==> config.mk <==
export PLATFORM = sky130hd
export DESIGN_NAME = project_euler_17
export DESIGN_NICKNAME = project_euler_17
export VERILOG_FILES = /design/flow/design.v
export SDC_FILE = /design/flow/constraint.sdc
export NUM_CORES = 4
export LEC_CHECK = 0
export ABC_AREA = 1
export CAP_MARGIN = 20
export CORE_MARGIN = 2
export CORE_UTILIZATION = 65
export CTS_CLUSTER_DIAMETER = 30
export CTS_CLUSTER_SIZE = 44
export HOLD_SLACK_MARGIN = 0.29
export SETUP_SLACK_MARGIN = 1.07
export SLEW_MARGIN = 20
==> constraint.sdc <==
create_clock -name core_clock -period 5.08 [get_ports {clk}]
set_input_delay 1.0160 -clock core_clock [delete_from_list [all_inputs] [get_ports {clk}]]
set_output_delay 1.0160 -clock core_clock [all_outputs]
set_load 0.01 [all_outputs]
==> design.v <==
module project_euler_17(
  input clk,
  input reset,
  output reg [3:0] ones_digit,
  output reg [3:0] tens_digit,
  output reg [3:0] hundreds_digit,
  output reg [15:0] letter_count,
  output reg done
);
  integer next_ones_digit;
  integer next_tens_digit;
  integer next_hundreds_digit;
  integer letters;
  always @(posedge clk or posedge reset)
  begin
    if (reset) begin
      ones_digit <= 0;
      tens_digit <= 0;
      hundreds_digit <= 0;
      letter_count <= 0;
      done <= 0;
    end
    else if (!done) begin
      next_ones_digit = 0;
      next_tens_digit = 0;
      next_hundreds_digit = 0;
      letters = 0;
      next_tens_digit[3:0] = tens_digit;
      next_hundreds_digit[3:0] = hundreds_digit;
      if (ones_digit == 9) begin
        next_ones_digit = 0;
        if (tens_digit == 9) begin
          next_tens_digit = 0;
          if (hundreds_digit == 9) begin
            next_hundreds_digit = 0;
            letters += 11;  
            done <= 1;
          end
          else
            next_hundreds_digit[3:0] = hundreds_digit + 1;
        end
        else
          next_tens_digit[3:0] = tens_digit + 1;
      end
      else
        next_ones_digit[3:0] = ones_digit + 1;
      if (next_tens_digit != 1) begin
        case (next_ones_digit)
          1: letters += 3;  
          2: letters += 3;  
          3: letters += 5;  
          4: letters += 4;  
          5: letters += 4;  
          6: letters += 3;  
          7: letters += 5;  
          8: letters += 5;  
          9: letters += 4;  
        endcase
        case (next_tens_digit)
          2: letters += 6;  
          3: letters += 6;  
          4: letters += 5;  
          5: letters += 5;  
          6: letters += 5;  
          7: letters += 7;  
          8: letters += 6;  
          9: letters += 6;  
        endcase
      end
      else begin
        case (next_ones_digit)
          0: letters += 3;  
          1: letters += 6;  
          2: letters += 6;  
          3: letters += 8;  
          4: letters += 8;  
          5: letters += 7;  
          6: letters += 7;  
          7: letters += 9;  
          8: letters += 8;  
          9: letters += 8;  
        endcase
      end
      case (next_hundreds_digit)
        1: letters += 10;  
        2: letters += 10;  
        3: letters += 12;  
        4: letters += 11;  
        5: letters += 11;  
        6: letters += 10;  
        7: letters += 12;  
        8: letters += 12;  
        9: letters += 11;  
      endcase
      if (next_hundreds_digit > 0 && ((next_ones_digit > 0) || (next_tens_digit > 0)))
        letters += 3;  
      ones_digit <= next_ones_digit[3:0];
      tens_digit <= next_tens_digit[3:0];
      hundreds_digit <= next_hundreds_digit[3:0];
      letter_count <= letter_count + letters[15:0];
    end
  end
endmodule
==> run.sh <==
#!/bin/bash
# the make line also repeats each setting of config.mk as NAME=value (left out here)
make -C /OpenROAD-flow-scripts/flow DESIGN_CONFIG=/design/flow/config.mk WORK_HOME=/design/flow/orfs CLKGATE_MAP_FILE= finish
==> results of run 1 <==
==> through the flow <==
stage / hold slack [ps] / std cells / total power [mW]
floorplan: 499 / 407 / 0.395
global placement: 451 / 483 / 0.473
detailed placement: 454 / 483 / 0.478
==> results_dict.tcl, run 1 <==
# implementation run metrics
set metrics [dict create \
    synth_cell_types 34 \
    seq_area_frac_synth_pct 27.1 \
    synthCells 406 \
    top_cell "nand2_1" \
    ys_sh_simple_pct 41.3 \
    yosysTopAreaCellShare_pct 27.1 \
    yosys.area.top_type "dfrtp_1" \
    status "did not finish" \
    ys_top_logic_family "simple AND/OR/NAND/NOR gates" \
    failing_step "clock tree synthesis (4_1_cts)" \
    coreArea_um2 3970 \
    fp.dieW_um 68.2 \
    num_rows 23 \
    ys.flop_type "dfrtp_1" \
    yosys_warnings 1 \
    placed_area_um2 3170 \
    fp_util_pct 67.5 \
    io_pins 31 \
    ys_cells 406 \
    chip_area_um2 4650 \
    adder_share_pct 9.43 \
    topCellsByArea "dfrtp_1 27%, nand2_1 17%, ha_1 7.9%" \
    dpl.hpwl_um 5030 \
    synthMuxAreaShare_pct 0 \
    die_h_um 68.2 \
    port_buffers 30 \
    ys_async_sr_fraction_pct 100 \
    synthAoiAreaFrac_pct 8.63 \
    place_ws_ps 13.8 \
    error "[ERROR DPL-0033] detailed placement checks failed during check placement." \
    synth-edff-count 0 \
    ys_area_um2 2680 \
    ys_ff 29 \
    ys_sh_xor_pct 3.92 \
    syn_area_per_cell_um2 6.60 \
    gp_congestion 0.894 \
    syn_area_um2 2680 \
    common_cells "122 x nand2_1, 49 x inv_1, 39 x nor2_1" \
]
==> run 2: changes to the inputs <==
Settings changed: ABC_AREA 1 to default, CELL_PAD_IN_SITES_DETAIL_PLACEMENT from default to 0, CORE_ASPECT_RATIO from default to 1.02, CORE_UTILIZATION 65 to 70, CTS_CLUSTER_DIAMETER 30 to 27, CTS_CLUSTER_SIZE 44 to 91, GPL_ROUTABILITY_DRIVEN from default to 1, HOLD_SLACK_MARGIN 0.29 to 0.07, MAX_ROUTING_LAYER from default to met5, PLACE_DENSITY_LB_ADDON from default to 0.28, SETUP_SLACK_MARGIN 1.07 to -0.13, SLEW_MARGIN 20 to 35.
Clock period 5.08 ns to 5.66 ns, I/O delays scaled along.
==> run 2 against run 1 <==
Effect of this change:
- the run fails in global routing (5_1_grt)
- synthesized cell count decreased by 11%
- area after synthesis rose by 8.5%
- die size up 0.70%
==> results_dict.tcl, run 2 <==
# implementation run metrics
set metrics [dict create \
    status "did not finish" \
    failing_step "global routing (5_1_grt)" \
    error "[ERROR GRT-0232] Routing congestion too high. Check the congestion heatmap in the GUI." \
    chip_area_um2 4690 \
    yosys.area.top_type "dfrtp_1" \
    ys_async_sr_fraction_pct 100 \
    syn_area_per_cell_um2 8.04 \
    ys_ff 29 \
    coreArea_um2 3970 \
    port_buffers 30 \
    ctsHtreeMaxLevel 2 \
    yosys_warnings 1 \
    cts_sinks 29 \
    track_usage_pct 95.6 \
    yosysTopAreaCellShare_pct 24.9 \
    numCtsBuffers 5 \
    fp_util_pct 73.3 \
    ys_cells 362 \
    synthCells 362 \
    ys.flop_type "dfrtp_1" \
    root_buffer "clkbuf_8" \
    ys_top_logic_family "simple AND/OR/NAND/NOR gates" \
    die_h_um 69.1 \
    synthMuxAreaShare_pct 1.85 \
    topCellsByArea "dfrtp_1 25%, ha_1 7.3%, o21ai_0 4.8%" \
    adder_share_pct 9.03 \
    synth_cell_types 70 \
    top_cell "nand2_1" \
    common_cells "32 x nand2_1, 29 x dfrtp_1, 28 x o21ai_0" \
    synthAoiAreaFrac_pct 21.2 \
    dpl.hpwl_um 5620 \
    cts_max_path_buffers 2 \
    ys_sh_xor_pct 8.73 \
    overflow 235 \
    fp.dieW_um 67.8 \
    seq_area_frac_synth_pct 24.9 \
    syn_area_um2 2910 \
    num_rows 23 \
    io_pins 31 \
    ys_sh_simple_pct 27.0 \
    synth-edff-count 0 \
    gp_congestion 0.922 \
    ys_area_um2 2910 \
]
## run 2: what timing repair did
action | in CTS
pin swaps | 10
resized | 9
buffers inserted | 9
setup endpoints to repair | 8
hold buffers | 0
## run 2: per-layer routing
layer	global-route usage [%]	GRT overflow
met2	109	148
met5	42.5	0
met4	101	82
met3	84.0	3
met1	91.8	2
## run 2: stage by stage
stage	utilization (%)	cell area (um^2)	setup slack, ps	instances	hold WS (ps)
3_3_place_gp	85.7	3400	33.1	452	474
4_1_cts	91.3	3630	-126	469	489
3_5_place_dp	85.7	3400	-206	452	476
2_1_floorplan	-	2920	-114	363	504
==> run 3: changes to the inputs <==
Settings changed: CORE_ASPECT_RATIO 1.02 to 1.67, CORE_UTILIZATION 70 to 52, CTS_CLUSTER_DIAMETER 27 to default, CTS_CLUSTER_SIZE 91 to default, PLACE_DENSITY from default to 0.43, PLACE_DENSITY_LB_ADDON 0.28 to default, SETUP_SLACK_MARGIN -0.13 to 0.03, SLEW_MARGIN 35 to 0.
Clock period 5.66 ns to 3.11 ns, I/O delays scaled along.
==> run 3 against run 2 <==
Effect of this change:
- now fails the layout checks on setup timing
- synthesized cell count stayed put
- die size is 33% higher
- area after synthesis stayed put
==> results_dict.tcl, run 3 <==
# place-and-route summary
set metrics [dict create \
    power_frac_seq_pct 40.1 \
    finalWirelength_um 10300 \
    min_to "letter_count[15]" \
    worstSetupPathType "reg2reg" \
    adder_share_pct 9.03 \
    antennaDiodeCount 0 \
    first_global_vias 3257 \
    final_core_util_pct 84.4 \
    r2r_end "letter_count[11]" \
    worst_slew_pin_slew_ps 548 \
    insertion_delay_ps 300 \
    power_frac_clock_pct 29.3 \
    reg2reg_depth 28 \
    cts_max_path_buffers 2 \
    ys_top_logic_family "simple AND/OR/NAND/NOR gates" \
    num_rows 35 \
    synthMuxAreaShare_pct 1.85 \
    ys_sh_simple_pct 27.0 \
    cp_top_family "AND-OR/OR-AND gates" \
    final_cells 572 \
    syn_area_per_cell_um2 8.04 \
    cp-endpoint "letter_count[11]" \
    max_freq_mhz 177 \
    fin_area_um2 4620 \
    drtIter0Drc 213 \
    ys.flop_type "dfrtp_1" \
    path_depth 28 \
    p_comb_share_pct 30.6 \
    maxCapViolCount 0 \
    setup_slack_ps -2540 \
    powerClk_uw 365 \
    fin_crit_ps 5650 \
    io_pins 31 \
    port_buffers 30 \
    cts_sinks 29 \
    finalNetCount 518 \
    critical_path.slowest_cell "dfrtp_1" \
    synthAoiAreaFrac_pct 21.2 \
    yosys.area.top_type "dfrtp_1" \
    antenna_left 0 \
    leakagePower_nw 2.03 \
    grt_max_degree 30 \
    seq_area_frac_synth_pct 24.9 \
    so.violations "setup timing" \
    avgRoutedWirePerCell_um 18.1 \
    antenna_found_initial 0 \
    drc 0 \
    startpoint "ones_digit[1]" \
    p_seq_uw 499 \
    fp.dieW_um 61.9 \
    internal-power_uw 828 \
    yosys_warnings 1 \
    synthCells 362 \
    vdd_ir_drop_max_mv 0.490 \
    coreArea_um2 5470 \
    topCellsByArea "dfrtp_1 25%, ha_1 7.3%, o21ai_0 4.8%" \
    netSwitchingPower_uw 415 \
    hp-start "letter_count[15]" \
    slew_headroom_pct 63.4 \
    cts_tree "done" \
    slowest_delay_ps 420 \
    chip_area_um2 6230 \
    die_h_um 101 \
    numCtsBuffers 5 \
    crit_buf_inv 4 \
    powerComb_uw 380 \
    hold_depth 1 \
    common_cells "32 x nand2_1, 29 x dfrtp_1, 28 x o21ai_0" \
    hold_buffers 0 \
    required_ps 3320 \
    synth_cell_types 70 \
    ys_sh_xor_pct 8.73 \
    place_ws_ps -2430 \
    critPathArrivalTime_ps 5850 \
    ys_area_um2 2910 \
    fp_util_pct 53.1 \
    grt_pass1_wl_um 14800 \
    track_usage_pct 31.4 \
    dpl.cell_count 535 \
    ff2ff_setup_slack_ps -2540 \
    ys_ff 29 \
    crit_path_frequent_cell "inv_2" \
    gp_congestion 0.915 \
    warnings 33 \
    finalHoldViolCount 0 \
    cp_max_fo 5 \
    dpl.hpwl_um 6320 \
    root_buffer "clkbuf_8" \
    clkTransAtPathRegs_ps 70 \
    overflow 0 \
    ys_async_sr_fraction_pct 100 \
    syn_area_um2 2910 \
    top_cell "nand2_1" \
    fin_skew_ps 6.35 \
    crit_path_end_kind "flop" \
    top_power_group "registers" \
    rsz0062_at_grt "yes" \
    ctsHtreeMaxLevel 2 \
    setup_violations 15 \
    fin_crit_sh_pct 182 \
    areaGrowthSynthToFinish_pct 58.8 \
    min_path_type "reg2reg" \
    p_per_area_nw_per_um2 269 \
    vias 3370 \
    yosysTopAreaCellShare_pct 24.9 \
    switching_share_pct 33.4 \
    start_kind "flop" \
    synth-edff-count 0 \
    status "failed layout checks" \
    regToRegStartpoint "ones_digit[1]" \
    ys_cells 362 \
    drv_slew 0 \
    first_pass_iters 7 \
    placed_area_um2 3950 \
    viasPerCell 5.89 \
]
run 3: metrics by stage:
| stage | TNS (ps) | hold WS (ps) | power, mW |
|---|---|---|---|
| finish | -34100 | 493 | 1.24 |
| CTS | -30190 | 492 | 1.21 |
| global route | -37290 | 501 | 1.29 |
| floorplan | -30600 | 504 | 0.680 |
| detailed placement | -30980 | 477 | 0.831 |
| global placement | -29040 | 472 | 0.826 |
run 3: layout make-up:
cell class	count	area, um^2
Tap cell	74	92.6
Sequential cell	29	728
Clock inverter	1	5.00
Inverter	24	90.1
Fill cell	325	856
Clock buffer	7	96.3
Multi-Input combinational cell	287	2330
Timing Repair Buffer	150	1280
run 3: metal layers:
layer	track usage, %	share of wire, %
met3	5.91	3.4
met2	55.0	55
met4	20.8	6.4
met1	31.8	35
met5	0	0
run 3: what timing repair did:
action	CTS	global route
setup endpoints to repair	16	16
resized	45	26
setup buffers	20	13
gates cloned	0	0
pin swaps	16	22
==> run 4: changes to the inputs <==
Settings changed: ABC_AREA from default to 1, CELL_PAD_IN_SITES_DETAIL_PLACEMENT 0 to default, CORE_ASPECT_RATIO 1.67 to default, CORE_UTILIZATION 52 to 61, GPL_ROUTABILITY_DRIVEN 1 to default, HOLD_SLACK_MARGIN 0.07 to default, MAX_ROUTING_LAYER met5 to default, PLACE_DENSITY 0.43 to default, SETUP_SLACK_MARGIN 0.03 to -0.09, SLEW_MARGIN 0 to 20.
Clock period 3.11 ns to 4.14 ns, I/O delays scaled along.
==> run 4 against run 3 <==
Effect of this change:
- the flow now stops in clock tree synthesis (4_1_cts)
- area after synthesis decreased by 7.8%
- synthesized cell count increased by 12%
- die size decreased by 21%
==> results_dict.tcl, run 4 <==
# implementation run metrics
set metrics [dict create \
    status "did not finish" \
    failing_step "clock tree synthesis (4_1_cts)" \
    error "[ERROR DPL-0033] detailed placement checks failed during check placement." \
    yosys_warnings 1 \
    dpl.cell_count 564 \
    fp.dieW_um 70.3 \
    port_buffers 30 \
    placed_area_um2 3770 \
    io_pins 31 \
    ys_sh_xor_pct 3.92 \
    gp_congestion 0.888 \
    ys_top_logic_family "simple AND/OR/NAND/NOR gates" \
    top_cell "nand2_1" \
    common_cells "122 x nand2_1, 49 x inv_1, 39 x nor2_1" \
    syn_area_um2 2680 \
    die_h_um 70.3 \
    yosysTopAreaCellShare_pct 27.1 \
    ys_sh_simple_pct 41.3 \
    synth_cell_types 34 \
    fp_util_pct 62.4 \
    syn_area_per_cell_um2 6.60 \
    ys_ff 29 \
    ys_cells 406 \
    ys.flop_type "dfrtp_1" \
    synthAoiAreaFrac_pct 8.63 \
    chip_area_um2 4940 \
    adder_share_pct 9.43 \
    dpl.hpwl_um 5950 \
    synthCells 406 \
    ys_async_sr_fraction_pct 100 \
    topCellsByArea "dfrtp_1 27%, nand2_1 17%, ha_1 7.9%" \
    synthMuxAreaShare_pct 0 \
    yosys.area.top_type "dfrtp_1" \
    seq_area_frac_synth_pct 27.1 \
    coreArea_um2 4290 \
    ys_area_um2 2680 \
    num_rows 24 \
    synth-edff-count 0 \
]
## run 4: per-stage QoR
stage	worst slack, ps	utilization, %	power [mW]	hold slack [ps]
2_1_floorplan	-339	-	0.484	499
3_3_place_gp	-525	87.7	0.586	458
3_5_place_dp	-694	87.7	0.594	472
==> run 5: changes to the inputs <==
Settings changed: CORE_UTILIZATION 61 to 65, CTS_CLUSTER_DIAMETER from default to 361, CTS_CLUSTER_SIZE from default to 100, SETUP_SLACK_MARGIN -0.09 to 1.84.
Clock period 4.14 ns to 6.35 ns, I/O delays scaled along.
==> run 5 against run 4 <==
Effect of this change:
- now clean on timing, DRC and antenna
- area after synthesis unchanged
- synthesized cell count unchanged
- die size decreased by 5.8%
==> results_dict.tcl, run 5 <==
# place-and-route summary
set metrics [dict create \
    finalNetCount 503 \
    warnings 33 \
    ctsHtreeMaxLevel 2 \
    min_path_type "reg2reg" \
    ys_cells 406 \
    critical_path.slowest_cell "dfrtp_2" \
    synth-edff-count 0 \
    seq_area_frac_synth_pct 27.1 \
    cts_tree "done" \
    first_global_vias 3107 \
    slowest_delay_ps 440 \
    vdd_ir_drop_max_mv 0.249 \
    antenna_found_initial 0 \
    cp_top_family "simple AND/OR/NAND/NOR gates" \
    track_usage_pct 43.1 \
    powerClk_uw 184 \
    avgRoutedWirePerCell_um 26.9 \
    fin_skew_ps 25.3 \
    port_buffers 30 \
    hp-start "letter_count[15]" \
    insertion_delay_ps 300 \
    fin_crit_ps 5730 \
    adder_share_pct 9.43 \
    powerComb_uw 204 \
    grt_max_degree 30 \
    drtIter0Drc 1334 \
    vias 4027 \
    clkTransAtPathRegs_ps 90 \
    max_freq_mhz 174 \
    drc 0 \
    yosys.area.top_type "dfrtp_1" \
    slew_headroom_pct 33.0 \
    p_comb_share_pct 31.9 \
    critPathArrivalTime_ps 5910 \
    regToRegStartpoint "ones_digit[0]" \
    setup_violations 0 \
    synthAoiAreaFrac_pct 8.63 \
    p_per_area_nw_per_um2 166 \
    root_buffer "clkbuf_8" \
    rsz0062_at_grt "yes" \
    viasPerCell 7.56 \
    numCtsBuffers 5 \
    chip_area_um2 4650 \
    dpl.cell_count 480 \
    crit_path_end_kind "flop" \
    power_frac_seq_pct 39.3 \
    grt_pass1_wl_um 14600 \
    cp_max_fo 6 \
    areaGrowthSynthToFinish_pct 43.4 \
    overflow 0 \
    ys_area_um2 2680 \
    coreArea_um2 3970 \
    netSwitchingPower_uw 235 \
    ys.flop_type "dfrtp_1" \
    ff2ff_setup_slack_ps 620 \
    top_power_group "registers" \
    r2r_end "letter_count[11]" \
    top_cell "nand2_1" \
    startpoint "ones_digit[0]" \
    dpl.hpwl_um 4970 \
    crit_buf_inv 5 \
    ys_top_logic_family "simple AND/OR/NAND/NOR gates" \
    fp.dieW_um 68.2 \
    fin_crit_sh_pct 90.3 \
    common_cells "122 x nand2_1, 49 x inv_1, 39 x nor2_1" \
    min_to "letter_count[15]" \
    drv_slew 0 \
    path_depth 36 \
    p_seq_uw 251 \
    yosys_warnings 1 \
    finalHoldViolCount 0 \
    n_fill_cell 73 \
    ys_sh_xor_pct 3.92 \
    first_pass_iters 22 \
    switching_share_pct 36.7 \
    synthMuxAreaShare_pct 0 \
    syn_area_per_cell_um2 6.60 \
    start_kind "flop" \
    yosysTopAreaCellShare_pct 27.1 \
    antenna_left 0 \
    gp_congestion 0.954 \
    ys_sh_simple_pct 41.3 \
    cts_sinks 29 \
    leakagePower_nw 1.84 \
    synth_cell_types 34 \
    antennaDiodeCount 0 \
    worst_slew_pin_slew_ps 1010 \
    status "complete, no violations" \
    finalWirelength_um 14400 \
    synthCells 406 \
    io_pins 31 \
    maxCapViolCount 0 \
    fp_util_pct 67.5 \
    reg2reg_depth 36 \
    die_h_um 68.2 \
    ys_async_sr_fraction_pct 100 \
    cp-endpoint "letter_count[11]" \
    power_frac_clock_pct 28.8 \
    final_cells 533 \
    required_ps 6530 \
    cts_max_path_buffers 2 \
    topCellsByArea "dfrtp_1 27%, nand2_1 17%, ha_1 7.9%" \
    crit_path_frequent_cell "nand2_2" \
    hold_depth 1 \
    internal-power_uw 405 \
    worstSetupPathType "reg2reg" \
    syn_area_um2 2680 \
    num_rows 23 \
    ys_ff 29 \
    setup_tns_ps 0 \
]
-- run 5: through the flow --
stage / area, um^2 / power [mW] / hold slack [ps] / setup WS (ps) / util (%)
final: 3850 / 0.640 / 486 / 619 / 96.8
after global routing: 3850 / 0.645 / 502 / 503 / 96.8
after CTS: 3660 / 0.578 / 496 / 1690 / 92.1
after detailed placement: 3130 / 0.382 / 483 / 1280 / 78.8
after global placement: 3130 / 0.378 / 465 / 1340 / 78.8
after floorplan: 2810 / 0.315 / 507 / 1850 / -
-- run 5: area by class of cell --
cell class	count	area (um^2)	share of cell area, %
Sequential cell	29	734	19.1
Clock inverter	1	5.00	0.130
Clock buffer	7	96.3	2.50
Multi-Input combinational cell	312	2070	53.9
Tap cell	50	62.6	1.63
Timing Repair Buffer	75	642	16.7
Inverter	59	231	6.02
-- run 5: metal layers --
layer	vias to the layer above	track usage [%]	routed length [um]
met5	-	0	0
met2	583	72.1	5720
li1	1444	-	-
met4	0	24.0	1960
met1	1733	50.8	4290
met3	267	9.87	2380
-- run 5: what timing repair did --
item / CTS / global route
setup buffers: 40 / 5
endpoints found under the hold margin: 0 / 0
pin swaps: 41 / 22
resized: 41 / 39
cloned: 0 / 0
endpoints found under the setup margin: 11 / 11
hold buffers: 0 / 0
==> run 6: changes to the inputs <==
Settings changed: ABC_AREA 1 to default, CELL_PAD_IN_SITES_DETAIL_PLACEMENT from default to 0, CORE_ASPECT_RATIO from default to 1.02, CTS_CLUSTER_DIAMETER 361 to default, CTS_CLUSTER_SIZE 100 to default, GPL_ROUTABILITY_DRIVEN from default to 1, HOLD_SLACK_MARGIN from default to 0.07, MAX_ROUTING_LAYER from default to met5, SETUP_SLACK_MARGIN 1.84 to 1.15, SLEW_MARGIN 20 to 0.
Clock period 6.35 ns to 5.71 ns, I/O delays scaled along.
==> run 6 against run 5 <==
Effect of this change:
- the layout now fails its checks (setup timing)
- core utilization fell by 5.5 points
- wire length fell by 18%
- sequential share of layout area fell by 0.44 points
- hold slack improved by 4.0 ps
- area after synthesis rose by 8.5%
- via count fell by 12%
- non-clock buffer count rose by 1
- die size rose by 8.0%
- power rose by 6.8%
- cell count fell by 11%
- final area rose by 2.0%
- combinational power rose by 9.8%
- critical endpoint is now letter_count[8]
==> results_dict.tcl, run 6 <==
# place-and-route summary
set metrics [dict create \
    status "failed layout checks" \
    so.violations "setup timing" \
    finalWirelength_um 11800 \
    chip_area_um2 5030 \
    fp.dieW_um 70.2 \
    ys_sh_simple_pct 27.0 \
    use_met2_pct 65.2 \
    rsz0062_at_grt "yes" \
    fin_skew_ps 13.9 \
    max_freq_mhz 168 \
    port_buffers 30 \
    fin_area_um2 3920 \
    drv_slew 0 \
    avgRoutedWirePerCell_um 24.7 \
    topCellsByArea "dfrtp_1 25%, ha_1 7.3%, o21ai_0 4.8%" \
    powerClk_uw 182 \
    hp-start "letter_count[15]" \
    min_path_type "reg2reg" \
    syn_area_per_cell_um2 8.04 \
    ys_sh_xor_pct 8.73 \
    min_to "letter_count[15]" \
    p_comb_share_pct 32.9 \
    ys.flop_type "dfrtp_1" \
    ys_top_logic_family "simple AND/OR/NAND/NOR gates" \
    r2r_end "letter_count[8]" \
    regToRegStartpoint "ones_digit[2]" \
    first_pass_iters 11 \
    synth_cell_types 70 \
    finalHoldViolCount 0 \
    drc 0 \
    grt_pass1_wl_um 15200 \
    numCtsBuffers 5 \
    crit_path_frequent_cell "a21oi_2" \
    seq_area_um2 732 \
    power_frac_clock_pct 26.6 \
    finalNetCount 444 \
    critPathArrivalTime_ps 6130 \
    io_pins 31 \
    cp_max_fo 5 \
    setup_violations 9 \
    ys_ff 29 \
    grt.busiest_layer "met2" \
    clkTransAtPathRegs_ps 70 \
    grt_max_degree 30 \
    top_power_group "registers" \
    leakagePower_nw 1.67 \
    ys_area_um2 2910 \
    grtUsageMet1_pct 45.5 \
    fin_crit_sh_pct 104 \
    warnings 33 \
    switching_share_pct 37.3 \
    startpoint "ones_digit[2]" \
    overflow 0 \
    viasPerCell 7.46 \
    hold_buffers 0 \
    cts_max_path_buffers 2 \
    yosys.area.top_type "dfrtp_1" \
    p_seq_uw 277 \
    yosysTopAreaCellShare_pct 24.9 \
    start_kind "flop" \
    first_global_vias 3137 \
    powerComb_uw 224 \
    synthCells 362 \
    synth-edff-count 0 \
    slew_headroom_pct 34.4 \
    coreArea_um2 4290 \
    critical_path.slowest_cell "fa_1" \
    drtIter0Drc 692 \
    fin_crit_ps 5960 \
    synthAoiAreaFrac_pct 21.2 \
    required_ps 5880 \
    reg2reg_depth 26 \
    antenna_found_initial 0 \
    areaGrowthSynthToFinish_pct 34.8 \
    top_cell "nand2_1" \
    synthMuxAreaShare_pct 1.85 \
    internal-power_uw 429 \
    p_per_area_nw_per_um2 174 \
    die_h_um 71.6 \
    cts_tree "done" \
    final_cells 476 \
    cp-endpoint "letter_count[8]" \
    crit_buf_inv 2 \
    worst_slew_pin_slew_ps 984 \
    vdd_ir_drop_max_mv 0.261 \
    power_frac_seq_pct 40.6 \
    slowest_delay_ps 570 \
    grtUsageMet3_pct 6.61 \
    track_usage_pct 38.3 \
    netSwitchingPower_uw 255 \
    final_core_util_pct 91.3 \
    cp_top_family "AND-OR/OR-AND gates" \
    num_rows 24 \
    common_cells "32 x nand2_1, 29 x dfrtp_1, 28 x o21ai_0" \
    dpl.cell_count 442 \
    root_buffer "clkbuf_8" \
    antennaDiodeCount 0 \
    yosys_warnings 1 \
    ys_async_sr_fraction_pct 100 \
    adder_share_pct 9.03 \
    syn_area_um2 2910 \
    fp_util_pct 67.7 \
    insertion_delay_ps 300 \
    cts_sinks 29 \
    setup_slack_ps -253 \
    crit_path_end_kind "flop" \
    gp_congestion 1.04 \
    worstSetupPathType "reg2reg" \
    seq_area_frac_synth_pct 24.9 \
    vias 3553 \
    ys_cells 362 \
    antenna_left 0 \
    whs_ps 490 \
    ff2ff_setup_slack_ps -250 \
    n_fill_cell 173 \
    dpl.hpwl_um 5280 \
    path_depth 26 \
    maxCapViolCount 0 \
    placed_area_um2 3380 \
    ctsHtreeMaxLevel 2 \
    logic_area_um2 2260 \
    hold_depth 1 \
]
run 6: layer usage:
metal / routed length (um) / vias to the layer above
li1: - / 1423
met1: 4050 / 1614
met2: 5340 / 396
met3: 1350 / 120
met4: 1010 / 0
met5: 0 / -
run 6: area by class of cell:
cell class                      count  share of cell area [%]
Inverter                           24                    2.30
Sequential cell                    29                    18.7
Multi-Input combinational cell    287                    57.7
Tap cell                           52                    1.66
Timing Repair Buffer               76                    17.4
Clock buffer                        5                    1.75
Clock inverter                      3                   0.447
run 6: repair_timing:
action                                 in CTS  in global routing
resized                                    29                 20
pin swaps                                  23                 20
setup buffers                              19                  7
endpoints found under the hold margin       0                  0
setup endpoints to repair                  13                 15
run 6: metrics by stage:
stage,TNS (ps),power (mW),setup WS (ps)
2_1_floorplan,0,0.371,179
5_1_grt,-2360,0.690,-320
3_5_place_dp,-65.1,0.456,-48.8
4_1_cts,0,0.641,356
3_3_place_gp,0,0.448,162
6_report,-1600,0.683,-253
==> run 7: changes to the inputs <==
Settings changed: ABC_AREA from default to 1, CELL_PAD_IN_SITES_DETAIL_PLACEMENT 0 to default, CORE_ASPECT_RATIO 1.02 to default, CORE_UTILIZATION 65 to 70, CTS_CLUSTER_DIAMETER from default to 373, CTS_CLUSTER_SIZE from default to 100, GPL_ROUTABILITY_DRIVEN 1 to default, HOLD_SLACK_MARGIN 0.07 to default, MAX_ROUTING_LAYER met5 to default, SETUP_SLACK_MARGIN 1.15 to 1.58, SLEW_MARGIN 0 to 20, TNS_END_PERCENT from default to 10.
Clock period 5.71 ns to 5.78 ns, I/O delays scaled along.
==> run 7 against run 6 <==
Effect of this change:
- the run now fails in clock tree synthesis (4_1_cts)
- area after synthesis shrank 7.8%
- synthesized cell count grew 12%
- die size shrank 14%
==> results_dict.tcl, run 7 <==
# implementation run metrics
set metrics [dict create \
    die_h_um 65.9 \
    yosys.area.top_type "dfrtp_1" \
    synthAoiAreaFrac_pct 8.63 \
    fp.dieW_um 65.9 \
    common_cells "122 x nand2_1, 49 x inv_1, 39 x nor2_1" \
    ys_top_logic_family "simple AND/OR/NAND/NOR gates" \
    seq_area_frac_synth_pct 27.1 \
    ys_sh_simple_pct 41.3 \
    topCellsByArea "dfrtp_1 27%, nand2_1 17%, ha_1 7.9%" \
    io_pins 31 \
    yosys_warnings 1 \
    synthMuxAreaShare_pct 0 \
    synth-edff-count 0 \
    ys.flop_type "dfrtp_1" \
    synth_cell_types 34 \
    port_buffers 30 \
    coreArea_um2 3660 \
    syn_area_um2 2680 \
    ys_area_um2 2680 \
    ys_cells 406 \
    error "[ERROR DPL-0038] Utilization greater than 100%, impossible to legalize" \
    status "did not finish" \
    gp_congestion 0.894 \
    failing_step "clock tree synthesis (4_1_cts)" \
    synthCells 406 \
    syn_area_per_cell_um2 6.60 \
    ys_ff 29 \
    ys_sh_xor_pct 3.92 \
    placed_area_um2 3140 \
    fp_util_pct 73.2 \
    top_cell "nand2_1" \
    adder_share_pct 9.43 \
    dpl.hpwl_um 5210 \
    yosysTopAreaCellShare_pct 27.1 \
    place_ws_ps 640 \
    num_rows 22 \
    ys_async_sr_fraction_pct 100 \
    chip_area_um2 4340 \
]
run 7: per-stage QoR:
step / hold WS (ps) / cells
floorplan: 507 / 407
global placement: 462 / 478
detailed placement: 489 / 478
==> run 8: changes to the inputs <==
Settings changed: CORE_UTILIZATION 70 to 63, CTS_CLUSTER_DIAMETER 373 to default, SETUP_SLACK_MARGIN 1.58 to default, TNS_END_PERCENT 10 to default.
Clock period 5.78 ns to 4.29 ns, I/O delays scaled along.
==> run 8 against run 7 <==
Effect of this change:
- the flow again stops in clock tree synthesis (4_1_cts)
- die size up 10%
- synthesized cell count unchanged
- area after synthesis unchanged
==> results_dict.tcl, run 8 <==
# implementation run metrics
set metrics [dict create \
    status "did not finish" \
    failing_step "clock tree synthesis (4_1_cts)" \
    error "[ERROR DPL-0033] detailed placement checks failed during check placement." \
    fp.dieW_um 69.2 \
    ys.flop_type "dfrtp_1" \
    synthCells 406 \
    topCellsByArea "dfrtp_1 27%, nand2_1 17%, ha_1 7.9%" \
    top_cell "nand2_1" \
    die_h_um 69.2 \
    ys_sh_xor_pct 3.92 \
    ys_cells 406 \
    num_rows 23 \
    syn_area_um2 2680 \
    place_ws_ps -731 \
    chip_area_um2 4790 \
    yosys.area.top_type "dfrtp_1" \
    synth-edff-count 0 \
    syn_area_per_cell_um2 6.60 \
    port_buffers 30 \
    placed_area_um2 3660 \
    ys_area_um2 2680 \
    fp_util_pct 66.1 \
    gp_congestion 0.936 \
    coreArea_um2 4060 \
    ys_async_sr_fraction_pct 100 \
    dpl.hpwl_um 6740 \
    synth_cell_types 34 \
    ys_top_logic_family "simple AND/OR/NAND/NOR gates" \
    yosys_warnings 1 \
    yosysTopAreaCellShare_pct 27.1 \
    seq_area_frac_synth_pct 27.1 \
    dpl.cell_count 549 \
    synthAoiAreaFrac_pct 8.63 \
    ys_ff 29 \
    ys_sh_simple_pct 41.3 \
    synthMuxAreaShare_pct 0 \
    io_pins 31 \
    common_cells "122 x nand2_1, 49 x inv_1, 39 x nor2_1" \
    adder_share_pct 9.43 \
]
==> run 9: changes to the inputs <==
Settings changed: CAP_MARGIN 20 to 0, CELL_PAD_IN_SITES_DETAIL_PLACEMENT from default to 1, CELL_PAD_IN_SITES_GLOBAL_PLACEMENT from default to 0, CORE_ASPECT_RATIO from default to 1.96, CORE_UTILIZATION 63 to 37, CTS_CLUSTER_SIZE 100 to default, GPL_ROUTABILITY_DRIVEN from default to 0, HOLD_SLACK_MARGIN from default to 0.17, MIN_ROUTING_LAYER from default to met1, PLACE_DENSITY_LB_ADDON from default to 0.11, SLEW_MARGIN 20 to 40, TNS_END_PERCENT from default to 75.
Clock period 4.29 ns to 11.9 ns, I/O delays scaled along.
==> run 9 against run 8 <==
Effect of this change:
- now clean on timing, DRC and antenna
- area after synthesis did not move
- die size is 67% higher
- synthesized cell count is the same
==> results_dict.tcl, run 9 <==
# place-and-route summary
set metrics [dict create \
    overflow 0 \
    synthMuxAreaShare_pct 0 \
    vias 2724 \
    critPathArrivalTime_ps 5970 \
    ys_top_logic_family "simple AND/OR/NAND/NOR gates" \
    syn_area_per_cell_um2 6.60 \
    drtIter0Drc 59 \
    worstSetupPathType "reg2reg" \
    synth_cell_types 34 \
    die_h_um 123 \
    ys_sh_xor_pct 3.92 \
    rsz0062_at_grt "no" \
    synthCells 406 \
    crit_path_end_kind "flop" \
    powerComb_uw 75.7 \
    maxCapViolCount 0 \
    power_uw 327 \
    switching_share_pct 28.1 \
    hp-start "letter_count[15]" \
    startpoint "ones_digit[0]" \
    chip_area_um2 7980 \
    cts_tree "done" \
    synthAoiAreaFrac_pct 8.63 \
    final_core_util_pct 45.7 \
    synth-edff-count 0 \
    place_ws_ps 6200 \
    status "complete, no violations" \
    yosys_warnings 1 \
    setup_slack_ps 6120 \
    power_frac_seq_pct 39.5 \
    antenna_found_initial 0 \
    grt_max_degree 30 \
    topCellsByArea "dfrtp_1 27%, nand2_1 17%, ha_1 7.9%" \
    first_pass_iters 4 \
    critical_path.slowest_cell "dfrtp_1" \
    root_buffer "clkbuf_16" \
    ctsHtreeMaxLevel 2 \
    drv_slew 0 \
    yosys.area.top_type "dfrtp_1" \
    port_buffers 30 \
    drc 0 \
    areaGrowthSynthToFinish_pct 20.3 \
    track_usage_pct 21.8 \
    leakagePower_nw 1.62 \
    p_per_area_nw_per_um2 101 \
    min_to "letter_count[15]" \
    dpl.hpwl_um 6400 \
    ys_sh_simple_pct 41.3 \
    viasPerCell 5.15 \
    adder_share_pct 9.43 \
    finalWirelength_um 7950 \
    clkTransAtPathRegs_ps 50 \
    powerClk_uw 122 \
    fin_skew_ps 3.68 \
    reg2reg_depth 33 \
    cp_max_fo 10 \
    regToRegStartpoint "ones_digit[0]" \
    cts_sinks 29 \
    hold_buffers 0 \
    power_frac_clock_pct 37.3 \
    insertion_delay_ps 270 \
    antenna_left 0 \
    worst_slew_pin_slew_ps 652 \
    io_pins 31 \
    setup_violations 0 \
    dpl.cell_count 522 \
    coreArea_um2 7050 \
    cp-endpoint "letter_count[14]" \
    first_global_vias 2936 \
    warnings 28 \
    final_cells 529 \
    post_cts.resized_instances 0 \
    r2r_end "letter_count[14]" \
    crit_path_frequent_cell "nand2_1" \
    hold_depth 1 \
    antennaDiodeCount 0 \
    yosysTopAreaCellShare_pct 27.1 \
    seq_area_frac_synth_pct 27.1 \
    p_seq_uw 129 \
    num_rows 43 \
    syn_area_um2 2680 \
    grt_pass1_wl_um 13400 \
    slowest_delay_ps 540 \
    fin_crit_ps 5780 \
    top_cell "nand2_1" \
    ys_async_sr_fraction_pct 100 \
    ys_cells 406 \
    fp_util_pct 38.0 \
    finalNetCount 460 \
    netSwitchingPower_uw 91.9 \
    start_kind "flop" \
    fp.dieW_um 64.8 \
    fin_crit_sh_pct 48.6 \
    min_path_type "reg2reg" \
    ys.flop_type "dfrtp_1" \
    top_power_group "registers" \
    finalHoldViolCount 0 \
    vdd_ir_drop_max_mv 0.0993 \
    required_ps 12100 \
    numCtsBuffers 5 \
    setup_tns_ps 0 \
    ff2ff_setup_slack_ps 6120 \
    p_comb_share_pct 23.2 \
    path_depth 33 \
    crit_buf_inv 4 \
    cts_max_path_buffers 2 \
    slew_headroom_pct 56.5 \
    avgRoutedWirePerCell_um 15.0 \
    ys_ff 29 \
    ys_area_um2 2680 \
    cp_top_family "simple AND/OR/NAND/NOR gates" \
    common_cells "122 x nand2_1, 49 x inv_1, 39 x nor2_1" \
    post_cts_buffers 0 \
    internal-power_uw 235 \
    max_freq_mhz 173 \
]
-- run 9: metrics by stage --
step	hold slack [ps]	instance area (um^2)
after CTS	478	3220
after global routing	483	3220
after global placement	463	3080
final	477	3220
after detailed placement	468	3080
after floorplan	507	2690
-- run 9: area by class of cell --
cell class              count  area [um^2]
clock buffers               7          143
repair buffers             32          315
inverters                  59          224
multi-input cells         312         1700
fillers                   932         3820
well taps                  90          113
flip-flops and latches     29          726
-- run 9: routing by layer --
layer	vias to the layer above	GRT usage (%)	part of all wire, %
met5	-	0	0
met3	24	3.09	2.2
li1	1355	-	-
met1	1301	21.2	37
met4	0	12.8	4.3
met2	44	42.2	56
==> run 10: changes to the inputs <==
Settings changed: CAP_MARGIN 0 to 20, CELL_PAD_IN_SITES_DETAIL_PLACEMENT 1 to default, CELL_PAD_IN_SITES_GLOBAL_PLACEMENT 0 to default, CORE_ASPECT_RATIO 1.96 to default, CORE_UTILIZATION 37 to 65, GPL_ROUTABILITY_DRIVEN 0 to default, HOLD_SLACK_MARGIN 0.17 to default, MIN_ROUTING_LAYER met1 to default, PLACE_DENSITY_LB_ADDON 0.11 to default, SLEW_MARGIN 40 to 20, TNS_END_PERCENT 75 to default.
Clock period 11.9 ns to 5.68 ns, I/O delays scaled along.
==> run 10 against run 9 <==
Effect of this change:
- area after synthesis did not move
- wire length fell by 18%
- flip-flop count did not move
- worst setup slack got worse by 5700 ps
- critical path depth did not move
==> results_dict.tcl, run 10 <==
# place-and-route summary
set metrics [dict create \
    fp.dieW_um 68.2 \
    worstSetupPathType "reg2reg" \
    coreArea_um2 3970 \
    ys_area_um2 2680 \
    cts_tree "done" \
    gp_congestion 0.934 \
    leakagePower_nw 1.62 \
    maxCapViolCount 0 \
    max_freq_mhz 192 \
    cts_sinks 29 \
    synth_cell_types 34 \
    required_ps 5890 \
    regToRegStartpoint "ones_digit[3]" \
    start_kind "flop" \
    synthCells 406 \
    internal-power_uw 462 \
    dpl.hpwl_um 4690 \
    slowest_delay_ps 450 \
    ys_ff 29 \
    hold_buffers 0 \
    port_buffers 30 \
    vdd_ir_drop_max_mv 0.245 \
    grt_max_degree 30 \
    cp_top_family "simple AND/OR/NAND/NOR gates" \
    drc 0 \
    adder_share_pct 9.43 \
    seq_area_frac_synth_pct 27.1 \
    first_global_vias 2354 \
    finalWirelength_um 6510 \
    final_cells 494 \
    areaGrowthSynthToFinish_pct 20.3 \
    reg2reg_depth 33 \
    p_seq_uw 268 \
    track_usage_pct 29.8 \
    vias 2719 \
    hp-start "letter_count[14]" \
    clkTransAtPathRegs_ps 70 \
    numCtsBuffers 5 \
    io_pins 31 \
    min_path_type "reg2reg" \
    warnings 30 \
    dpl.cell_count 480 \
    syn_area_per_cell_um2 6.60 \
    antennaDiodeCount 0 \
    switching_share_pct 28.3 \
    fin_crit_sh_pct 91.7 \
    startpoint "ones_digit[3]" \
    status "complete, no violations" \
    crit_buf_inv 4 \
    hold_depth 1 \
    crit_path_end_kind "flop" \
    fin_crit_ps 5210 \
    crit_path_frequent_cell "nand2_1" \
    powerComb_uw 151 \
    critPathArrivalTime_ps 5420 \
    yosysTopAreaCellShare_pct 27.1 \
    yosys.area.top_type "dfrtp_1" \
    critical_path.slowest_cell "dfrtp_2" \
    synthMuxAreaShare_pct 0 \
    antenna_left 0 \
    syn_area_um2 2680 \
    top_power_group "registers" \
    viasPerCell 5.50 \
    p_comb_share_pct 23.4 \
    root_buffer "clkbuf_8" \
    ctsHtreeMaxLevel 2 \
    common_cells "122 x nand2_1, 49 x inv_1, 39 x nor2_1" \
    place_ws_ps 207 \
    ys_sh_xor_pct 3.92 \
    drv_slew 0 \
    die_h_um 68.2 \
    setup_violations 0 \
    power_frac_clock_pct 35.1 \
    grt_pass1_wl_um 10500 \
    synth-edff-count 0 \
    finalHoldViolCount 0 \
    yosys_warnings 1 \
    drtIter0Drc 245 \
    ys_sh_simple_pct 41.3 \
    avgRoutedWirePerCell_um 13.2 \
    netSwitchingPower_uw 182 \
    finalNetCount 464 \
    num_rows 23 \
    p_per_area_nw_per_um2 200 \
    first_pass_iters 5 \
    antenna_found_initial 0 \
    ys_async_sr_fraction_pct 100 \
    n_fill_cell 298 \
    cp-endpoint "letter_count[14]" \
    ys.flop_type "dfrtp_1" \
    setup_slack_ps 472 \
    fin_skew_ps 5.23 \
    cp_max_fo 8 \
    topCellsByArea "dfrtp_1 27%, nand2_1 17%, ha_1 7.9%" \
    overflow 0 \
    ff2ff_setup_slack_ps 470 \
    ys_cells 406 \
    insertion_delay_ps 290 \
    powerClk_uw 226 \
    cts_max_path_buffers 2 \
    synthAoiAreaFrac_pct 8.63 \
    ys_top_logic_family "simple AND/OR/NAND/NOR gates" \
    chip_area_um2 4650 \
    fp_util_pct 67.5 \
    path_depth 33 \
    worst_slew_pin_slew_ps 862 \
    min_to "letter_count[14]" \
    power_frac_seq_pct 41.6 \
    r2r_end "letter_count[14]" \
    top_cell "nand2_1" \
    slew_headroom_pct 42.5 \
]
-- run 10: final cells by class --
class / count / area, um^2 / share of cell area [%]
Tap cell: 50 / 62.6 / 1.94
Timing Repair Buffer: 36 / 350 / 10.9
Clock inverter: 2 / 37.5 / 1.16
Inverter: 59 / 224 / 6.95
Multi-Input combinational cell: 312 / 1740 / 53.8
Sequential cell: 29 / 732 / 22.7
Clock buffer: 6 / 82.6 / 2.56
-- run 10: timing repair --
item                                    in CTS  in global routing
buffers inserted                             0                  6
resized                                      0                 14
hold endpoints to repair                     0                  0
endpoints found under the setup margin       0                  8
-- run 10: routing by layer --
metal,global-route usage [%],vias to the layer above,share of wire [%]
met1,41.2,1239,45
met5,0,-,0
li1,-,1369,-
met2,47.2,93,47
met3,5.76,18,5.7
met4,9.25,0,1.6
-- run 10: stage by stage --
step | area, um^2 | utilization, % | total power, mW | hold slack (ps) | setup TNS, ps
after global placement | 3020 | 76.0 | 0.418 | 461 | 0
after floorplan | 2690 | - | 0.347 | 507 | 0
after CTS | 3140 | 79.0 | 0.649 | 501 | 0
after global routing | 3220 | 81.2 | 0.675 | 516 | -41.7
after detailed placement | 3020 | 76.0 | 0.420 | 489 | 0
final | 3220 | 81.2 | 0.644 | 500 | 0
==> run 11: changes to the inputs <==
Settings changed: CELL_PAD_IN_SITES_DETAIL_PLACEMENT from default to 0, CORE_ASPECT_RATIO from default to 1.67, CORE_UTILIZATION 65 to 58, GPL_ROUTABILITY_DRIVEN from default to 1, HOLD_SLACK_MARGIN from default to 0.07, MAX_ROUTING_LAYER from default to met5, SETUP_SLACK_MARGIN from default to 0.67, SLEW_MARGIN 20 to 0.
Clock period 5.68 ns to 4.12 ns, I/O delays scaled along.
==> run 11 against run 10 <==
Effect of this change:
- area after synthesis unchanged
- the flow now stops in global routing (5_1_grt)
- die size up 12%
- synthesized cell count stayed put
==> results_dict.tcl, run 11 <==
# implementation run metrics
set metrics [dict create \
    ctsHtreeMaxLevel 2 \
    place_ws_ps -720 \
    ys_ff 29 \
    overflow 3 \
    syn_area_um2 2680 \
    synth-edff-count 0 \
    chip_area_um2 5200 \
    ys_async_sr_fraction_pct 100 \
    adder_share_pct 9.43 \
    io_pins 31 \
    track_usage_pct 66.9 \
    error "[ERROR GRT-0232] Routing congestion too high. Check the congestion heatmap in the GUI." \
    synth_cell_types 34 \
    fp_util_pct 59.3 \
    status "did not finish" \
    num_rows 32 \
    topCellsByArea "dfrtp_1 27%, nand2_1 17%, ha_1 7.9%" \
    cts_max_path_buffers 2 \
    dpl.cell_count 573 \
    placed_area_um2 3850 \
    hold_buffers 0 \
    gp_congestion 0.968 \
    yosys.area.top_type "dfrtp_1" \
    coreArea_um2 4520 \
    ys_top_logic_family "simple AND/OR/NAND/NOR gates" \
    ys_area_um2 2680 \
    seq_area_frac_synth_pct 27.1 \
    synthAoiAreaFrac_pct 8.63 \
    dpl.hpwl_um 6330 \
    failing_step "global routing (5_1_grt)" \
    top_cell "nand2_1" \
    synthMuxAreaShare_pct 0 \
    ys_sh_xor_pct 3.92 \
    root_buffer "clkbuf_8" \
    cts_sinks 29 \
    synthCells 406 \
    ys.flop_type "dfrtp_1" \
    ys_sh_simple_pct 41.3 \
    syn_area_per_cell_um2 6.60 \
    ys_cells 406 \
    die_h_um 91.9 \
    yosys_warnings 1 \
    port_buffers 30 \
    numCtsBuffers 5 \
    common_cells "122 x nand2_1, 49 x inv_1, 39 x nor2_1" \
    fp.dieW_um 56.6 \
    yosysTopAreaCellShare_pct 27.1 \
]
## run 11: timing repair
item                       CTS
setup endpoints to repair   15
pin swaps                   31
resized                     46
setup buffers               29
## run 11: per-layer routing
layer	GRT overflow	track usage, %
met1	0	64.7
met2	3	89.6
met3	0	39.9
met4	0	75.4
met5	0	0
==> run 12: changes to the inputs <==
Settings changed: ABC_AREA 1 to default, CORE_ASPECT_RATIO 1.67 to 1.02, CORE_UTILIZATION 58 to 66, CTS_CLUSTER_DIAMETER from default to 27, SLEW_MARGIN 0 to 35.
Clock period 4.12 ns to 5.97 ns, I/O delays scaled along.
==> run 12 against run 11 <==
Effect of this change:
- now clean on timing, DRC and antenna
- die size down 4.7%
- area after synthesis rose by 8.5%
- synthesized cell count decreased by 11%
==> results_dict.tcl, run 12 <==
# place-and-route summary
set metrics [dict create \
    common_cells "32 x nand2_1, 29 x dfrtp_1, 28 x o21ai_0" \
    adder_share_pct 9.03 \
    cp_top_family "AND-OR/OR-AND gates" \
    areaGrowthSynthToFinish_pct 34.4 \
    p_seq_uw 264 \
    final_core_util_pct 91.7 \
    required_ps 6140 \
    cp_max_fo 4 \
    internal-power_uw 465 \
    grt_max_degree 30 \
    ctsHtreeMaxLevel 2 \
    io_pins 31 \
    ys_async_sr_fraction_pct 100 \
    fin_crit_sh_pct 97.6 \
    min_to "letter_count[15]" \
    num_rows 24 \
    ys.flop_type "dfrtp_1" \
    die_h_um 71.1 \
    yosys_warnings 1 \
    warnings 33 \
    fin_crit_ps 5830 \
    cts_max_path_buffers 2 \
    insertion_delay_ps 300 \
    avgRoutedWirePerCell_um 23.5 \
    seq_area_frac_synth_pct 24.9 \
    p_per_area_nw_per_um2 179 \
    crit_path_frequent_cell "ha_1" \
    overflow 0 \
    top_power_group "registers" \
    top_cell "nand2_1" \
    rsz0062_at_grt "yes" \
    first_global_vias 3009 \
    slew_headroom_pct 35.1 \
    chip_area_um2 4950 \
    cp-endpoint "letter_count[8]" \
    dpl.hpwl_um 5450 \
    power_frac_seq_pct 37.7 \
    synth_cell_types 70 \
    hold_buffers 0 \
    yosys.area.top_type "dfrtp_1" \
    finalNetCount 445 \
    first_pass_iters 9 \
    placed_area_um2 3350 \
    regToRegStartpoint "tens_digit[1]" \
    ff2ff_setup_slack_ps 140 \
    hp-start "letter_count[15]" \
    worstSetupPathType "reg2reg" \
    start_kind "flop" \
    crit_path_end_kind "flop" \
    cts_tree "done" \
    power_frac_clock_pct 31.9 \
    topCellsByArea "dfrtp_1 25%, ha_1 7.3%, o21ai_0 4.8%" \
    path_depth 26 \
    antenna_left 0 \
    whs_ps 470 \
    top_layer "met4" \
    ys_top_logic_family "simple AND/OR/NAND/NOR gates" \
    clkTransAtPathRegs_ps 70 \
    drv_slew 0 \
    leakagePower_nw 1.67 \
    hold_depth 1 \
    ys_ff 29 \
    syn_area_um2 2910 \
    finalHoldViolCount 0 \
    antennaDiodeCount 0 \
    route.met2.wl_um 5260 \
    wl_met1_um 3810 \
    numCtsBuffers 5 \
    power_uw 699 \
    critical_path.slowest_cell "fa_1" \
    viasPerCell 7.35 \
    vdd_ir_drop_max_mv 0.308 \
    met3WireLength_um 1210 \
    port_buffers 30 \
    synthCells 362 \
    status "complete, no violations" \
    setup_tns_ps 0 \
    critPathArrivalTime_ps 6000 \
    crit_buf_inv 3 \
    ys_cells 362 \
    setup_violations 0 \
    antenna_found_initial 0 \
    maxCapViolCount 0 \
    fin_area_um2 3910 \
    r2r_end "letter_count[8]" \
    vias 3505 \
    startpoint "tens_digit[1]" \
    powerComb_uw 212 \
    max_freq_mhz 172 \
    powerClk_uw 223 \
    ys_sh_simple_pct 27.0 \
    fin_skew_ps 13.2 \
    min_path_type "reg2reg" \
    ys_sh_xor_pct 8.73 \
    slowest_delay_ps 560 \
    track_usage_pct 36.0 \
    fp_util_pct 68.2 \
    p_comb_share_pct 30.3 \
    syn_area_per_cell_um2 8.04 \
    yosysTopAreaCellShare_pct 24.9 \
    synth-edff-count 0 \
    drc 0 \
    drtIter0Drc 618 \
    netSwitchingPower_uw 234 \
    cts_sinks 29 \
    synthAoiAreaFrac_pct 21.2 \
    grt_pass1_wl_um 14300 \
    ys_area_um2 2910 \
    worst_slew_pin_slew_ps 973 \
    root_buffer "clkbuf_8" \
    coreArea_um2 4260 \
    finalWirelength_um 11200 \
    switching_share_pct 33.4 \
    synthMuxAreaShare_pct 1.85 \
    reg2reg_depth 26 \
    fp.dieW_um 69.7 \
    gp_congestion 0.918 \
]
==> run 12: layer usage <==
metal | vias to the layer above | global-route usage [%]
li1 | 1420 | -
met1 | 1628 | 45.4
met2 | 340 | 62.3
met3 | 117 | 5.70
met4 | 0 | 14.3
met5 | - | 0
==> run 12: layout make-up <==
cell class	count	area, um^2
well taps	52	65.1
inverters	24	90.1
fillers	177	354
clock buffers	7	86.3
flip-flops and latches	29	732
multi-input cells	287	2210
clock inverters	1	30.0
repair buffers	77	694
==> run 12: metrics by stage <==
step	worst slack, ps	std cells
2_1_floorplan	439	363
3_3_place_gp	281	438
3_5_place_dp	104	438
4_1_cts	496	463
5_1_grt	43.7	477
6_report	141	477
==> run 12: what timing repair did <==
item / 4_1_cts / 5_1_grt
endpoints found under the hold margin: 0 / 0
gates resized: 9 / 35
pin swaps: 24 / 21
gates cloned: 0 / 1
buffers inserted: 17 / 13
setup endpoints to repair: 11 / 13
==> run 13: changes to the inputs <==
Settings changed: ABC_AREA from default to 1, CELL_PAD_IN_SITES_DETAIL_PLACEMENT 0 to default, CORE_ASPECT_RATIO 1.02 to default, CORE_UTILIZATION 66 to 58, CTS_CLUSTER_DIAMETER 27 to default, GPL_ROUTABILITY_DRIVEN 1 to default, HOLD_SLACK_MARGIN 0.07 to default, MAX_ROUTING_LAYER met5 to default, SETUP_SLACK_MARGIN 0.67 to default, SLEW_MARGIN 35 to 20.
Clock period 5.97 ns to 4.21 ns, I/O delays scaled along.
==> run 13 against run 12 <==
Effect of this change:
- the flow now stops in global routing (5_1_grt)
- synthesized cell count grew 12%
- die size grew 4.6%
- area after synthesis shrank 7.8%
==> results_dict.tcl, run 13 <==
# implementation run metrics
set metrics [dict create \
    topCellsByArea "dfrtp_1 27%, nand2_1 17%, ha_1 7.9%" \
    io_pins 31 \
    placed_area_um2 3680 \
    ctsHtreeMaxLevel 2 \
    synthCells 406 \
    numCtsBuffers 5 \
    top_cell "nand2_1" \
    ys_area_um2 2680 \
    ys_async_sr_fraction_pct 100 \
    synthMuxAreaShare_pct 0 \
    place_ws_ps -562 \
    adder_share_pct 9.43 \
    root_buffer "clkbuf_8" \
    hold_buffers 0 \
    status "did not finish" \
    dpl.hpwl_um 5710 \
    syn_area_per_cell_um2 6.60 \
    synthAoiAreaFrac_pct 8.63 \
    coreArea_um2 4410 \
    yosys_warnings 1 \
    ys_cells 406 \
    ys.flop_type "dfrtp_1" \
    port_buffers 30 \
    cts_max_path_buffers 2 \
    failing_step "global routing (5_1_grt)" \
    synth_cell_types 34 \
    synth-edff-count 0 \
    ys_sh_xor_pct 3.92 \
    ys_sh_simple_pct 41.3 \
    track_usage_pct 79.2 \
    error "[ERROR GRT-0232] Routing congestion too high. Check the congestion heatmap in the GUI." \
    fp_util_pct 60.7 \
    cts_sinks 29 \
    common_cells "122 x nand2_1, 49 x inv_1, 39 x nor2_1" \
    die_h_um 72.0 \
    overflow 182 \
    gp_congestion 0.938 \
    chip_area_um2 5180 \
    ys_top_logic_family "simple AND/OR/NAND/NOR gates" \
    fp.dieW_um 72.0 \
    ys_ff 29 \
    syn_area_um2 2680 \
    yosys.area.top_type "dfrtp_1" \
    yosysTopAreaCellShare_pct 27.1 \
    num_rows 24 \
    seq_area_frac_synth_pct 27.1 \
]
==> run 13: routing by layer <==
metal	GRT overflow	GRT usage, %
met4	74	99.8
met1	0	74.2
met3	0	50.0
met5	0	3.03
met2	108	104
==> run 13: timing repair <==
item | 4_1_cts
endpoints found under the hold margin | 0
setup endpoints to repair | 11
pin swaps | 22
gates resized | 25
setup buffers | 17
==> run 13: through the flow <==
step | instances | TNS [ps]
after detailed placement | 553 | -3860
after CTS | 578 | -2800
after floorplan | 407 | -1320
after global placement | 553 | -2550
==> run 14: changes to the inputs <==
Settings changed: CORE_UTILIZATION 58 to 65, CTS_CLUSTER_DIAMETER from default to 278, CTS_CLUSTER_SIZE from default to 44, SETUP_SLACK_MARGIN from default to -0.31.
Clock period 4.21 ns to 4.49 ns, I/O delays scaled along.
==> run 14 against run 13 <==
Effect of this change:
- the flow stops in clock tree synthesis (4_1_cts)
- area after synthesis unchanged
- die size down 10%
- synthesized cell count did not move
==> results_dict.tcl, run 14 <==
# implementation run metrics
set metrics [dict create \
    ys_area_um2 2680 \
    fp_util_pct 67.5 \
    gp_congestion 0.899 \
    ys_ff 29 \
    placed_area_um2 3610 \
    topCellsByArea "dfrtp_1 27%, nand2_1 17%, ha_1 7.9%" \
    ys_cells 406 \
    synth_cell_types 34 \
    synth-edff-count 0 \
    coreArea_um2 3970 \
    syn_area_per_cell_um2 6.60 \
    synthMuxAreaShare_pct 0 \
    error "[ERROR DPL-0038] Utilization greater than 100%, impossible to legalize" \
    io_pins 31 \
    dpl.hpwl_um 6730 \
    ys_top_logic_family "simple AND/OR/NAND/NOR gates" \
    adder_share_pct 9.43 \
    seq_area_frac_synth_pct 27.1 \
    syn_area_um2 2680 \
    yosys_warnings 1 \
    yosys.area.top_type "dfrtp_1" \
    port_buffers 30 \
    common_cells "122 x nand2_1, 49 x inv_1, 39 x nor2_1" \
    ys_async_sr_fraction_pct 100 \
    chip_area_um2 4650 \
    status "did not finish" \
    die_h_um 68.2 \
    ys.flop_type "dfrtp_1" \
    synthAoiAreaFrac_pct 8.63 \
    failing_step "clock tree synthesis (4_1_cts)" \
    ys_sh_simple_pct 41.3 \
    num_rows 23 \
    fp.dieW_um 68.2 \
    ys_sh_xor_pct 3.92 \
    yosysTopAreaCellShare_pct 27.1 \
    top_cell "nand2_1" \
    synthCells 406 \
]
## run 14: metrics by stage
stage | setup TNS, ps | worst slack, ps | instances | total power, mW
detailed placement | -5040 | -846 | 557 | 0.555
global placement | -1290 | -347 | 556 | 0.533
floorplan | -1160 | -276 | 407 | 0.439
==> run 15: changes to the inputs <==
Settings changed: ABC_AREA 1 to default, CAP_MARGIN 20 to 35, CORE_ASPECT_RATIO from default to 0.54, CORE_UTILIZATION 65 to 70, CTS_CLUSTER_DIAMETER 278 to default, CTS_CLUSTER_SIZE 44 to 49, HOLD_SLACK_MARGIN from default to 0.29, SETUP_SLACK_MARGIN -0.31 to 1.48.
Clock period 4.49 ns to 5.86 ns, I/O delays scaled along.
==> run 15 against run 14 <==
Effect of this change:
- the flow stops in global routing (5_1_grt)
- area after synthesis rose by 8.5%
- die size increased by 1.2%
- synthesized cell count decreased by 11%
==> results_dict.tcl, run 15 <==
# implementation run metrics
set metrics [dict create \
    top_cell "nand2_1" \
    ys_cells 362 \
    coreArea_um2 4040 \
    cts_sinks 29 \
    synthMuxAreaShare_pct 1.85 \
    cts_max_path_buffers 2 \
    gp_congestion 0.934 \
    ys_sh_simple_pct 27.0 \
    place_ws_ps -133 \
    synth_cell_types 70 \
    ys.flop_type "dfrtp_1" \
    ys_top_logic_family "simple AND/OR/NAND/NOR gates" \
    adder_share_pct 9.03 \
    ys_async_sr_fraction_pct 100 \
    topCellsByArea "dfrtp_1 25%, ha_1 7.3%, o21ai_0 4.8%" \
    root_buffer "clkbuf_8" \
    die_h_um 51.4 \
    numCtsBuffers 5 \
    yosys_warnings 1 \
    synthCells 362 \
    ys_area_um2 2910 \
    yosys.area.top_type "dfrtp_1" \
    io_pins 31 \
    seq_area_frac_synth_pct 24.9 \
    synth-edff-count 0 \
    num_rows 17 \
    fp.dieW_um 91.7 \
    syn_area_per_cell_um2 8.04 \
    ctsHtreeMaxLevel 2 \
    port_buffers 30 \
    ys_sh_xor_pct 8.73 \
    chip_area_um2 4710 \
    status "did not finish" \
    common_cells "32 x nand2_1, 29 x dfrtp_1, 28 x o21ai_0" \
    yosysTopAreaCellShare_pct 24.9 \
    failing_step "global routing (5_1_grt)" \
    ys_ff 29 \
    synthAoiAreaFrac_pct 21.2 \
    dpl.hpwl_um 6010 \
    fp_util_pct 72.0 \
    error "[ERROR DPL-0038] Utilization greater than 100%, impossible to legalize" \
    syn_area_um2 2910 \
]
run 15: what timing repair did:
action | 4_1_cts
setup buffers | 21
pin swaps | 25
hold buffers | 0
setup endpoints to repair | 15
hold endpoints to repair | 0
resized | 27
run 15: per-stage QoR:
stage	instances	instance area (um^2)	hold WS [ps]
floorplan	363	2990	504
global placement	450	3410	456
detailed placement	451	3430	464
CTS	480	3810	472
==> run 16: changes to the inputs <==
Settings changed: CAP_MARGIN 35 to 20, CELL_PAD_IN_SITES_DETAIL_PLACEMENT from default to 0, CORE_ASPECT_RATIO 0.54 to 1.02, CTS_CLUSTER_DIAMETER from default to 27, CTS_CLUSTER_SIZE 49 to 20, GPL_ROUTABILITY_DRIVEN from default to 1, HOLD_SLACK_MARGIN 0.29 to 0.07, MAX_ROUTING_LAYER from default to met5, SETUP_SLACK_MARGIN 1.48 to 0.67, SLEW_MARGIN 20 to 35.
Clock period 5.86 ns to 6.28 ns, I/O delays scaled along.
==> run 16 against run 15 <==
Effect of this change:
- the layout now fails its checks (setup timing)
- area after synthesis unchanged
- die size decreased by 0.52%
- synthesized cell count unchanged
==> results_dict.tcl, run 16 <==
# place-and-route summary
set metrics [dict create \
    status "failed layout checks" \
    so.violations "setup timing" \
    powerComb_uw 202 \
    logic_area_um2 2180 \
    adder_share_pct 9.03 \
    ys_cells 362 \
    regToRegStartpoint "tens_digit[2]" \
    finalNetCount 443 \
    crit_path_end_kind "flop" \
    ys_ff 29 \
    max_freq_mhz 157 \
    power_uw 630 \
    critical_path.slowest_cell "fa_1" \
    fin_crit_ps 6370 \
    common_cells "32 x nand2_1, 29 x dfrtp_1, 28 x o21ai_0" \
    track_usage_pct 46.3 \
    grt_max_degree 30 \
    fin_skew_ps 9.99 \
    critPathArrivalTime_ps 6560 \
    chip_area_um2 4690 \
    final_core_util_pct 95.6 \
    warnings 32 \
    finalHoldViolCount 0 \
    fin_crit_sh_pct 101 \
    hold_depth 1 \
    cts_tree "done" \
    fp.dieW_um 67.8 \
    power_frac_seq_pct 40.6 \
    slowest_delay_ps 500 \
    io_pins 31 \
    cts_sinks 29 \
    antennaDiodeCount 0 \
    antenna_found_initial 0 \
    crit_path_frequent_cell "a21oi_2" \
    path_depth 28 \
    synthCells 362 \
    place_ws_ps 145 \
    synthAoiAreaFrac_pct 21.2 \
    ctsHtreeMaxLevel 2 \
    n_fill_cell 101 \
    hp-start "letter_count[15]" \
    finalWirelength_um 13600 \
    p_seq_uw 256 \
    power_frac_clock_pct 27.2 \
    antenna_left 0 \
    first_global_vias 3192 \
    seq_area_frac_synth_pct 24.9 \
    start_kind "flop" \
    drtIter0Drc 1548 \
    worst_slew_pin_slew_ps 974 \
    cts_max_path_buffers 2 \
    drv_slew 0 \
    syn_area_um2 2910 \
    numCtsBuffers 5 \
    min_path_type "reg2reg" \
    cp-endpoint "letter_count[8]" \
    num_rows 23 \
    die_h_um 69.1 \
    yosys.area.top_type "dfrtp_1" \
    gp_congestion 0.958 \
    required_ps 6470 \
    ff2ff_setup_slack_ps -90 \
    setup_slack_ps -91.6 \
    ys.flop_type "dfrtp_1" \
    root_buffer "clkbuf_8" \
    synth_cell_types 70 \
    ys_top_logic_family "simple AND/OR/NAND/NOR gates" \
    p_comb_share_pct 32.1 \
    topCellsByArea "dfrtp_1 25%, ha_1 7.3%, o21ai_0 4.8%" \
    min_to "letter_count[15]" \
    synthMuxAreaShare_pct 1.85 \
    port_buffers 30 \
    rsz0062_at_grt "yes" \
    grt_pass1_wl_um 16400 \
    drc 0 \
    cp_top_family "AND-OR/OR-AND gates" \
    r2r_end "letter_count[8]" \
    viasPerCell 8.38 \
    leakagePower_nw 1.62 \
    first_pass_iters 34 \
    netSwitchingPower_uw 246 \
    seq_area_um2 728 \
    top_power_group "registers" \
    clkTransAtPathRegs_ps 80 \
    dpl.hpwl_um 5130 \
    areaGrowthSynthToFinish_pct 30.5 \
    crit_buf_inv 2 \
    whs_ps 489 \
    avgRoutedWirePerCell_um 28.7 \
    yosys_warnings 1 \
    setup_violations 4 \
    syn_area_per_cell_um2 8.04 \
    synth-edff-count 0 \
    internal-power_uw 384 \
    ys_async_sr_fraction_pct 100 \
    vdd_ir_drop_max_mv 0.220 \
    cp_max_fo 22 \
    switching_share_pct 39.0 \
    slew_headroom_pct 35.1 \
    ys_sh_simple_pct 27.0 \
    startpoint "tens_digit[2]" \
    ys_sh_xor_pct 8.73 \
    p_per_area_nw_per_um2 166 \
    top_cell "nand2_1" \
    reg2reg_depth 28 \
    powerClk_uw 171 \
    overflow 0 \
    insertion_delay_ps 300 \
    yosysTopAreaCellShare_pct 24.9 \
    fp_util_pct 73.3 \
    maxCapViolCount 0 \
    vias 3962 \
    setup_tns_ps -273 \
    coreArea_um2 3970 \
    worstSetupPathType "reg2reg" \
    ys_area_um2 2910 \
]
## run 16: through the flow
| step | instances | area, um^2 |
|---|---|---|
| 4_1_cts | 463 | 3630 |
| 3_5_place_dp | 435 | 3290 |
| 6_report | 473 | 3800 |
| 3_3_place_gp | 435 | 3290 |
| 5_1_grt | 473 | 3800 |
| 2_1_floorplan | 363 | 2940 |
## run 16: final cells by class
cell class,instances,area share (%)
timing repair buffer,75,17.1
multi-input combinational,287,57.4
sequential,29,19.2
tap,50,1.65
clock inverter,3,0.461
inverter,24,2.44
clock buffer,5,1.81
## run 16: metal layers
metal / vias to the layer above / routed length (um) / track usage, %
li1: 1433 / - / -
met1: 1715 / 4170 / 56.1
met3: 259 / 2250 / 11.6
met5: - / 0 / 0
met2: 555 / 5440 / 73.5
met4: 0 / 1730 / 25.3
## run 16: timing repair
action,CTS,global route
buffers inserted,20,10
hold buffers,0,0
gates resized,20,21
endpoints found under the hold margin,0,0
endpoints found under the setup margin,11,11
gates cloned,0,0
pin swaps,21,34
Power figures rest on the tool's default switching activity, not on a simulated workload.
